## TL_UART
module TL_UART #(
    parameter [15:0] C_DEFAULT_BAUD_RATE = 16'd868,
    parameter C_DEFAULT_TX_ON = 1,
    parameter C_DEFAULT_RX_ON = 1,
    parameter C_TILELINK_ID_WIDTH = 1
) (
    input  wire                           uart_clock_i,
    input  wire                           uart_reset_i,
    input  wire [                    2:0] uart_a_opcode,
    input  wire [                    2:0] uart_a_param,
    input  wire [                    2:0] uart_a_size,
    input  wire [C_TILELINK_ID_WIDTH-1:0] uart_a_source,
    input  wire [                   11:0] uart_a_address,
    input  wire [                    3:0] uart_a_mask,
    input  wire [                   31:0] uart_a_data,
    input  wire                           uart_a_corrupt,
    input  wire                           uart_a_valid,
    output wire                           uart_a_ready,
    output wire [                    2:0] uart_d_opcode,
    output wire [                    1:0] uart_d_param,
    output wire [                    2:0] uart_d_size,
    output wire [C_TILELINK_ID_WIDTH-1:0] uart_d_source,
    output wire                           uart_d_denied,
    output wire [                   31:0] uart_d_data,
    output wire                           uart_d_corrupt,
    output wire                           uart_d_valid,
    input  wire                           uart_d_ready,
    input  wire                           UART_RX,
    output wire                           UART_TX,
    output wire                           UART_RX_IRQ,
    output wire                           UART_TX_IRQ
);
  localparam AW = 12;
  localparam IW = C_TILELINK_ID_WIDTH;
  wire          a_ready;
  wire          a_valid;
  wire [   2:0] a_opcode;
  /*verilator lint_off UNUSED*/
  wire [   2:0] a_param;
  /*verilator lint_on UNUSED*/
  wire [   2:0] a_size;
  wire [IW-1:0] a_source;
  wire [  11:0] a_address;
  wire [   3:0] a_mask;
  wire [  31:0] a_data;
  wire          a_corrupt;
  ...
==> flow/config.mk <==
export PLATFORM = sky130hd
export DESIGN_NAME = TL_UART
export DESIGN_NICKNAME = TL_UART
export VERILOG_FILES = /design/flow/design.v
export SDC_FILE = /design/flow/constraint.sdc
export NUM_CORES = 4
export LEC_CHECK = 0
export CAP_MARGIN = 25
export CORE_ASPECT_RATIO = 0.97
export CORE_MARGIN = 2
export CORE_UTILIZATION = 72
export CTS_CLUSTER_SIZE = 14
export MAX_ROUTING_LAYER = met5
export PLACE_DENSITY = 0.78
export SETUP_SLACK_MARGIN = -0.24
export SLEW_MARGIN = 20
==> flow/constraint.sdc <==
create_clock -name core_clock -period 4.06 [get_ports {uart_clock_i}]
set_input_delay 0.8120 -clock core_clock [delete_from_list [all_inputs] [get_ports {uart_clock_i}]]
set_output_delay 0.8120 -clock core_clock [all_outputs]
set_load 0.01 [all_outputs]
run.sh (not shown) runs the stock make flow with config.mk's settings and CLKGATE_MAP_FILE=.
Next try:
--- a/flow/config.mk
+++ b/flow/config.mk
@@ -8,2 +8 @@
-export CAP_MARGIN = 25
-export CORE_ASPECT_RATIO = 0.97
+export CAP_MARGIN = 20
@@ -12,4 +11,2 @@
-export CTS_CLUSTER_SIZE = 14
-export MAX_ROUTING_LAYER = met5
-export PLACE_DENSITY = 0.78
-export SETUP_SLACK_MARGIN = -0.24
+export PLACE_DENSITY = 0.37
+export SETUP_SLACK_MARGIN = 0.34
==> flow/constraint.sdc (replaced) <==
create_clock -name core_clock -period 2.63 [get_ports {uart_clock_i}]
set_input_delay 0.5260 -clock core_clock [delete_from_list [all_inputs] [get_ports {uart_clock_i}]]
set_output_delay 0.5260 -clock core_clock [all_outputs]
set_load 0.01 [all_outputs]
Outcome: The new run produced a layout that fails on negative setup slack. Die area is about the same. Via count rose by 23%. Sequential power came out higher by 54%. Worst setup slack is worse by 1.4 ns. First-iteration DRC count went up by 87%. Non-clock buffer count increases by 138.
Next try:
--- a/flow/config.mk
+++ b/flow/config.mk
@@ -8 +8 @@
-export CAP_MARGIN = 20
+export CAP_MARGIN = 15
@@ -11,2 +11,2 @@
-export PLACE_DENSITY = 0.37
-export SETUP_SLACK_MARGIN = 0.34
+export HOLD_SLACK_MARGIN = -0.06
+export PLACE_DENSITY = 0.64
=>
- The new run reached the layout checks and failed them: negative setup slack
- wire length came out lower by a quarter to a third
- combinational power came out lower by about a fifth
- setup slack is better by 0.33 ns
- die area does not change
- final area goes down by a few percent
- non-clock buffer count shrinks by 18
- cell count went down slightly
- register-to-register slack gets better by 0.33 ns
Power figures rest on the tool's default switching activity, not on a simulated workload.
